// colour_change
module colour_change #
(
    parameter DATA_WIDTH = 24  
)
(
    input  wire                   clk,
    input  wire                   n_rst,
    input  wire [DATA_WIDTH-1:0] i_vid_data,
    input  wire                  i_vid_hsync,
    input  wire                  i_vid_vsync,
    input  wire                  i_vid_VDE,
    output reg [DATA_WIDTH-1:0] o_vid_data,
    output reg                  o_vid_hsync,
    output reg                  o_vid_vsync,
    output reg                  o_vid_VDE,
    input wire [3:0] btn,
    input wire [3:0] sw,
    output wire [3:0] led 
);
 assign led = 4'd0;
 wire [23:0] out1, out2,out3;
   wire hsync, vsync, vde, hsync2, vsync2, vde2, hsync3, vsync3, vde3;
   always@* begin
       case(sw)
           4'd1:begin o_vid_data=out1;
           o_vid_hsync = hsync;
           o_vid_vsync = vsync;
           o_vid_VDE = vde;
           end
           4'd2: begin 
            o_vid_data=out2;
            o_vid_hsync = hsync2;
            o_vid_vsync = vsync2;
            o_vid_VDE = vde2;
           end
           4'd3: begin 
           o_vid_data=out3;
  ...
Size: about 26000 µm² of cells after synthesis.
clock: 10.2 ns
lec_check: 0
abc_area: 0
cap_margin: 25
cell_pad_in_sites_global_placement: 0
core_margin: 2
core_utilization: 68
cts_cluster_diameter: 205
cts_cluster_size: 35
place_density_lb_addon: 0.04
setup_slack_margin: -1.03
slew_margin: 20
tns_end_percent: 5
run.sh (not shown) runs the stock make flow with config.mk's settings and CLKGATE_MAP_FILE=.
The first run never finished: it broke off in global routing (5_1_grt).
Then changed:
- ABC_AREA: 0 -> unset
- CAP_MARGIN: 25 -> 20
- CELL_PAD_IN_SITES_GLOBAL_PLACEMENT: 0 -> unset
- CORE_UTILIZATION: 68 -> 65
- CTS_CLUSTER_DIAMETER: 205 -> unset
- CTS_CLUSTER_SIZE: 35 -> unset
- PLACE_DENSITY_LB_ADDON: 0.04 -> unset
- SETUP_SLACK_MARGIN: -1.03 -> unset
- TNS_END_PERCENT: 5 -> unset
- clock period: 10.2 -> 14.9 ns (I/O delays scaled with it)
After rerunning: Now the flow finished clean. Synthesized cell count is unchanged. Synthesized area does not change. Die size rose by 4.5%.
Then changed:
- CORE_UTILIZATION: 65 -> 67
- SETUP_SLACK_MARGIN: unset -> -0.92
- clock period: 14.9 -> 12.2 ns (I/O delays scaled with it)
After rerunning:
- With this change the flow failed in global routing (5_1_grt)
- synthesized area stays the same
- synthesized cell count stays the same
- die area is lower by about 3%
Then changed:
- ABC_AREA: unset -> 1
- CORE_UTILIZATION: 67 -> 72
- SETUP_SLACK_MARGIN: -0.92 -> unset
- clock period: 12.2 -> 13.4 ns (I/O delays scaled with it)
The changed run completed with no timing, DRC or antenna violations.
Die area decreases by 14%.
Synthesized area came out lower by 7.5%.
Synthesized cell count increases by 4.1%.

========
colour_change again, from the RTL that the note above started with.
Settings: LEC_CHECK=0, ABC_AREA=0, CAP_MARGIN=25, CELL_PAD_IN_SITES_GLOBAL_PLACEMENT=0, CORE_MARGIN=2, CORE_UTILIZATION=25, CTS_CLUSTER_DIAMETER=88, PLACE_DENSITY=0.82, SETUP_SLACK_MARGIN=5.0, SLEW_MARGIN=20, TNS_END_PERCENT=70; clock period 32.1 ns.
Then changed:
==> flow/config.mk (replaced) <==
export PLATFORM = sky130hd
export DESIGN_NAME = colour_change
export DESIGN_NICKNAME = colour_change
export VERILOG_FILES = /design/flow/design.v
export SDC_FILE = /design/flow/constraint.sdc
export NUM_CORES = 4
export LEC_CHECK = 0
export CAP_MARGIN = 20
export CORE_MARGIN = 2
export CORE_UTILIZATION = 19
export SLEW_MARGIN = 20
==> flow/constraint.sdc (replaced) <==
create_clock -name core_clock -period 22.0 [get_ports {clk}]
set_input_delay 4.4000 -clock core_clock [delete_from_list [all_inputs] [get_ports {clk}]]
set_output_delay 4.4000 -clock core_clock [all_outputs]
set_load 0.01 [all_outputs]
The changed run produced a clean layout.
Synthesized cell count stays the same.
Sequential cell count does not change.
Wire length came out higher by about 1.7%.
Hold slack stays flat.
Then changed:
--- a/flow/config.mk
+++ b/flow/config.mk
@@ -8,4 +8,6 @@
 export CAP_MARGIN = 20
+export CORE_ASPECT_RATIO = 0.65
 export CORE_MARGIN = 2
-export CORE_UTILIZATION = 19
+export CORE_UTILIZATION = 40
+export GPL_TIMING_DRIVEN = 0
 export SLEW_MARGIN = 20
==> flow/constraint.sdc (replaced) <==
create_clock -name core_clock -period 20.0 [get_ports {clk}]
set_input_delay 4.0000 -clock core_clock [delete_from_list [all_inputs] [get_ports {clk}]]
set_output_delay 4.0000 -clock core_clock [all_outputs]
set_load 0.01 [all_outputs]
Outcome: Routed wire length is lower by 0.44%. Hold slack stays flat. Utilization increases by 23 points. Global-route usage increases by 11 points.
Then changed:
--- a/flow/config.mk
+++ b/flow/config.mk
@@ -12,2 +12,3 @@
 export GPL_TIMING_DRIVEN = 0
-export SLEW_MARGIN = 20
+export SETUP_SLACK_MARGIN = 5.0
+export SLEW_MARGIN = 25
Result: Sequential cell count does not change. Hold slack is about the same. Via count went up by 5.9%. Setup slack is better by 3600 ps. Cell count went up by 5.2%.
Then changed:
==> flow/config.mk (replaced) <==
export PLATFORM = sky130hd
export DESIGN_NAME = colour_change
export DESIGN_NICKNAME = colour_change
export VERILOG_FILES = /design/flow/design.v
export SDC_FILE = /design/flow/constraint.sdc
export NUM_CORES = 4
export LEC_CHECK = 0
export ABC_AREA = 1
export CAP_MARGIN = 20
export CORE_MARGIN = 2
export CORE_UTILIZATION = 37
export CTS_CLUSTER_DIAMETER = 281
export CTS_CLUSTER_SIZE = 99
export PLACE_DENSITY = 0.82
export SLEW_MARGIN = 20
Die area barely changes.
Setup slack is worse by 1100 ps.
Via count shrinks by about 17%.
Count of clock-buffer cells in the layout came out higher by 4.
Then changed:
==> flow/config.mk (replaced) <==
export PLATFORM = sky130hd
export DESIGN_NAME = colour_change
export DESIGN_NICKNAME = colour_change
export VERILOG_FILES = /design/flow/design.v
export SDC_FILE = /design/flow/constraint.sdc
export NUM_CORES = 4
export LEC_CHECK = 0
export CAP_MARGIN = 5
export CORE_ASPECT_RATIO = 0.65
export CORE_MARGIN = 2
export CORE_UTILIZATION = 40
export CTS_CLUSTER_SIZE = 19
export GPL_ROUTABILITY_DRIVEN = 0
export GPL_TIMING_DRIVEN = 0
export SETUP_SLACK_MARGIN = 5.0
export SLEW_MARGIN = 25
After rerunning: Critical path depth went down by 18. Routed wire length went up by about 50%. Utilization went up by 9.9 points. Register-to-register slack is worse by 1300 ps. Via count went up by 20%. Global-route usage went up by 6.3 points. Hold slack is about the same. Setup slack is better by 1100 ps.

========
== job 6772 ==
The RTL this note starts from:
==> flow/design.v <==
`timescale 1ns / 1ps
module skin_detection(
    input clk,
    input n_rst,
    input [23:0] i_vid_data,
    input i_vid_hsync,
    input i_vid_vsync,
    input i_vid_VDE,
    input [3:0] sw,
    output reg [23:0] o_vid_data,
    output reg o_vid_hsync,
    output reg o_vid_vsync,
    output reg o_vid_VDE
);
    localparam [7:0] skin_y = 8'd80;
    localparam [7:0] skin_cb_min = 8'd70;  
    localparam [7:0] skin_cb_max = 8'd135;  
    localparam [7:0] skin_cr_min = 8'd120;  
    localparam [7:0] skin_cr_max = 8'd180;   
    reg signed [8:0] y, ytemp;
    reg signed [8:0] cb;
    reg signed [8:0] cr;
    reg signed [8:0] rtemp,gtemp,btemp, rtemp2, gtemp2, btemp2;
    localparam [7:0] r  = 8'd255;
    localparam [7:0] g = 8'd0;
    localparam [7:0] b = 8'd255;
    wire [7:0] red, green, blue;
    assign {red, blue, green} = i_vid_data;
    wire hsync = i_vid_hsync;
    wire vsync = i_vid_vsync;
    wire VDE = i_vid_VDE;
    always @(posedge clk) begin
        if(sw == 4'd1) begin
        ytemp <= 16+ (256*red+green*645+blue*98)/1000;
        cb <= (577*(btemp-ytemp))/1000+128;
        cr <= (713*(rtemp-ytemp))/1000+128;
        y <= ytemp;
        rtemp <= red;
        gtemp <= green;
        btemp <= blue;
        rtemp2 <= rtemp;
        gtemp2 <= gtemp;
        btemp2 <= btemp;
        if(y > skin_y && skin_cb_min < cb && skin_cb_max > cb && skin_cr_min < cr && skin_cr_max > cr) begin
            o_vid_data[23:16] <= rtemp2;
            o_vid_data[15:8] <= btemp2;
            o_vid_data[7:0] <= gtemp2;
        end else begin
            o_vid_data[23:16] <= r;
            o_vid_data[15:8] <= b;
            o_vid_data[7:0] <= g;
        end
        o_vid_hsync <=  hsync;
        o_vid_vsync <=  vsync;
        o_vid_VDE <=  VDE;
    end
    end
endmodule
`timescale 1ns / 1ps
module inversion(
    input clk,
    input n_rst,
    input [23:0] i_vid_data,
    input i_vid_hsync,
    input i_vid_vsync,
    input i_vid_VDE,
    input [3:0] sw,
    output reg [23:0] o_vid_data,
    output reg o_vid_hsync,
    output reg o_vid_vsync,
    output reg o_vid_VDE
);
    wire [7:0] red, green, blue;
    assign {red, green, blue} = i_vid_data;
 always @(posedge clk) begin
        if(sw == 4'd2) begin
            o_vid_data[23:16] <= 255-red;
            o_vid_data[15:8] <= 255-green;
            o_vid_data[7:0] <= 255-blue;
        end
        o_vid_hsync <= i_vid_hsync;
        o_vid_vsync <=  i_vid_vsync;
        o_vid_VDE <=  i_vid_VDE;
        end
endmodule
`timescale 1ns / 1ps
module position(
input clk,
    input n_rst,
    input [23:0] i_vid_data,
    input i_vid_hsync,
    input i_vid_vsync,
    input i_vid_VDE,
    input [3:0] sw,
    output reg [23:0] o_vid_data,
    output reg o_vid_hsync,
    output reg o_vid_vsync,
    output reg o_vid_VDE
);
    wire [7:0] red, green, blue;
    reg [16:0] vcount, hcount;
    reg [16:0] vcount_q, hcount_q;
    assign {red, blue, green} = i_vid_data;
    always @* begin
        hcount = hcount_q;
        vcount = vcount_q;
        if(!n_rst) begin
            hcount = 0;
            vcount = 0;
        end else
            if(i_vid_VDE) begin
        if(hcount_q>=16'd1919) begin
            hcount = 0;
            if(vcount_q>=16'd1079)
                vcount =0;
         else vcount = vcount_q +1;
    end else hcount = hcount_q +1;
    end
    end
    always @(posedge clk) begin
        hcount_q <= hcount;
        vcount_q <= vcount;
    end
    wire [7:0] grey = (3*red)/100 + (59*green)/100 + (11*blue)/100;
     always @(posedge clk) begin
           if(sw == 4'd3) begin
             if (hcount > 200 && hcount < 800) begin
                o_vid_data[23:16] <= grey;
                 o_vid_data[15:8] <= grey; 
                 o_vid_data[7:0] <= grey;         
           end
           else
             o_vid_data <= i_vid_data;
           end
           o_vid_hsync <= i_vid_hsync;
           o_vid_vsync <=  i_vid_vsync;
           o_vid_VDE <=  i_vid_VDE;
           end
endmodule
`timescale 1ns / 1ps
module colour_change #
(
    parameter DATA_WIDTH = 24  
)
(
    input  wire                   clk,
    input  wire                   n_rst,
    input  wire [DATA_WIDTH-1:0] i_vid_data,
    input  wire                  i_vid_hsync,
    input  wire                  i_vid_vsync,
    input  wire                  i_vid_VDE,
    output reg [DATA_WIDTH-1:0] o_vid_data,
    output reg                  o_vid_hsync,
    output reg                  o_vid_vsync,
    output reg                  o_vid_VDE,
    input wire [3:0] btn,
    input wire [3:0] sw,
    output wire [3:0] led 
);
 assign led = 4'd0;
 wire [23:0] out1, out2,out3;
   wire hsync, vsync, vde, hsync2, vsync2, vde2, hsync3, vsync3, vde3;
   always@* begin
       case(sw)
           4'd1:begin o_vid_data=out1;
           o_vid_hsync = hsync;
           o_vid_vsync = vsync;
           o_vid_VDE = vde;
           end
           4'd2: begin 
            o_vid_data=out2;
            o_vid_hsync = hsync2;
            o_vid_vsync = vsync2;
            o_vid_VDE = vde2;
           end
           4'd3: begin 
           o_vid_data=out3;
           o_vid_hsync = hsync3;
           o_vid_vsync = vsync3;
           o_vid_VDE = vde3;
          end
          default: begin
           o_vid_data=i_vid_data;
           o_vid_hsync = i_vid_hsync;
           o_vid_vsync = i_vid_vsync;
           o_vid_VDE = i_vid_VDE;
           end
       endcase
   end
   skin_detection skin(.clk(clk), .n_rst(n_rst), .i_vid_data(i_vid_data), .i_vid_hsync(i_vid_hsync), .i_vid_vsync(i_vid_vsync), .i_vid_VDE(i_vid_VDE), .o_vid_data(out1), .o_vid_hsync(hsync), .o_vid_vsync(vsync), .o_vid_VDE(vde), .sw(sw));
   inversion inverse(.clk(clk), .n_rst(n_rst), .i_vid_data(i_vid_data), .i_vid_hsync(i_vid_hsync), .i_vid_vsync(i_vid_vsync), .i_vid_VDE(i_vid_VDE), .o_vid_data(out2), .o_vid_hsync(hsync2), .o_vid_vsync(vsync2), .o_vid_VDE(vde2), .sw(sw));
   position pos(.clk(clk), .n_rst(n_rst), .i_vid_data(i_vid_data), .i_vid_hsync(i_vid_hsync), .i_vid_vsync(i_vid_vsync), .i_vid_VDE(i_vid_VDE), .o_vid_data(out3), .o_vid_hsync(hsync3), .o_vid_vsync(vsync3), .o_vid_VDE(vde3), .sw(sw));
endmodule
clock: 20.0 ns
lec_check: 0
abc_area: 0
cap_margin: 20
core_margin: 2
core_utilization: 64
cts_cluster_diameter: 281
cts_cluster_size: 99
place_density: 0.56
slew_margin: 20
Setup changes, job 6772 to job 919
Settings: setting GPL_TIMING_DRIVEN to 0 for the first time; removing CTS_CLUSTER_DIAMETER (formerly 281); changing CORE_UTILIZATION from 64 to 40; removing ABC_AREA (formerly 0); setting GPL_ROUTABILITY_DRIVEN to 0 for the first time; removing PLACE_DENSITY (formerly 0.56); changing SLEW_MARGIN from 20 to 35; removing CTS_CLUSTER_SIZE (formerly 99).
Results
Re number of instances in the synthesized netlist: no difference whatsoever between job 919 and job 6772.
On global-route usage over all layers, the lower figure sits with job 919, not job 6772.
Re utilization: job 6772 and job 919 aren't equal, and the higher value belongs to job 6772.
Going from job 6772 to job 919, die span in x went up about 26%; global-route wire length before repair went up by about 3%; total of clock buffers placed in the layout lower; post-route standard cell area excluding fillers increased by about 3.4% relative to the old numbers.
When job 919 is measured against job 6772, its sequential share of layout area turns out 0.62 points lower.
[inputs] job 5603 vs job 919
Settings: an added PLACE_DENSITY of 0.82; an added ABC_AREA of 0; a change of SLEW_MARGIN from 35 to 20; an added HOLD_SLACK_MARGIN of 0.28; a deleted GPL_ROUTABILITY_DRIVEN that had been 0; an added CTS_CLUSTER_DIAMETER of 281; a change of CORE_UTILIZATION from 40 to 25; an added CTS_CLUSTER_SIZE of 99; a deleted GPL_TIMING_DRIVEN that had been 0.
## What came out
[job 5603] clock transition at the registers of the reported paths rose 0.02 ns relative to job 919. Final hold slack: job 919 vs job 5603 — no meaningful difference. Job 5603 against job 919: final cell utilization of the core down 17 points; global-route usage down 7.4 points; share of the clock period used by the worst path down 0.58 points.
Edits applied to the flow inputs when going from job 5603 to job 1840:
Settings: clearing ABC_AREA, which used to be 0; swapping 25 for 65 in CORE_UTILIZATION; clearing PLACE_DENSITY, which used to be 0.82; clearing CTS_CLUSTER_DIAMETER, which used to be 281; clearing CTS_CLUSTER_SIZE, which used to be 99; clearing HOLD_SLACK_MARGIN, which used to be 0.28; swapping 20.0 for 15.8 in the clock period (ns, I/O delays scaled along).
On wire length, job 5603 and job 1840 are basically level.
In job 1840, register-to-register slack is lower than in job 5603.
Global routing met3 resource utilization | job 1840 above job 5603
Sort job 5603 and job 1840 by global-route usage, descending, and job 1840 comes first.
Compared with job 5603, job 1840 shows clock skew lower by 0.0062 ns.
Compared with job 5603, in job 1840 quantity of gates resized following cts rose by 4, share of cell area taken by flip-flops and latches fell by 0.29 points, XOR/XNOR share of the synthesized area stayed essentially flat, data arrival time at the worst-slack endpoint fell by 3.12 ns.
The inputs of job 5646 differ from those of job 1840 as listed below.
Settings: a change of CORE_UTILIZATION from 65 to 72; an added PLACE_DENSITY_LB_ADDON of 0.1; an added SETUP_SLACK_MARGIN of 3.99; an added ABC_AREA of 1; a change of the clock period (ns, I/O delays scaled along) from 15.8 to 13.4.
## What came out
- Job 5646 never completed; the flow aborted with a tool error in global routing.
- Compared job 5646 vs job 1840, and area of the die is down in job 5646.
- Diff job 1840 -> job 5646: synthesized cell count now larger, total clock sinks barely changed.
- Fraction of synthesized area in multiplexers: job 5646 < job 1840
- The post-synthesis cell area in job 5646 is 0.925 times that in job 1840.
--- input diff job 5646..job 5888 ---
Settings: PLACE_DENSITY_LB_ADDON no longer set, was 0.1; SETUP_SLACK_MARGIN no longer set, was 3.99; the clock period (ns, I/O delays scaled along) now 22.0, was 13.4.
### Flow results
Job 5888 finished end to end and its layout was clean on timing, DRC and antenna. Between job 5646 and job 5888, the synthesized cell area figures differ only marginally. Compared with job 5646, in job 5888 xor and xnor fraction of the mapped netlist area ~0 delta, detailed-placement wirelength estimate -about 6%, number of setup buffers added after CTS -204. Measured against each other, job 5646 and job 5888 differ in post-place setup slack, the higher figure coming from job 5888.
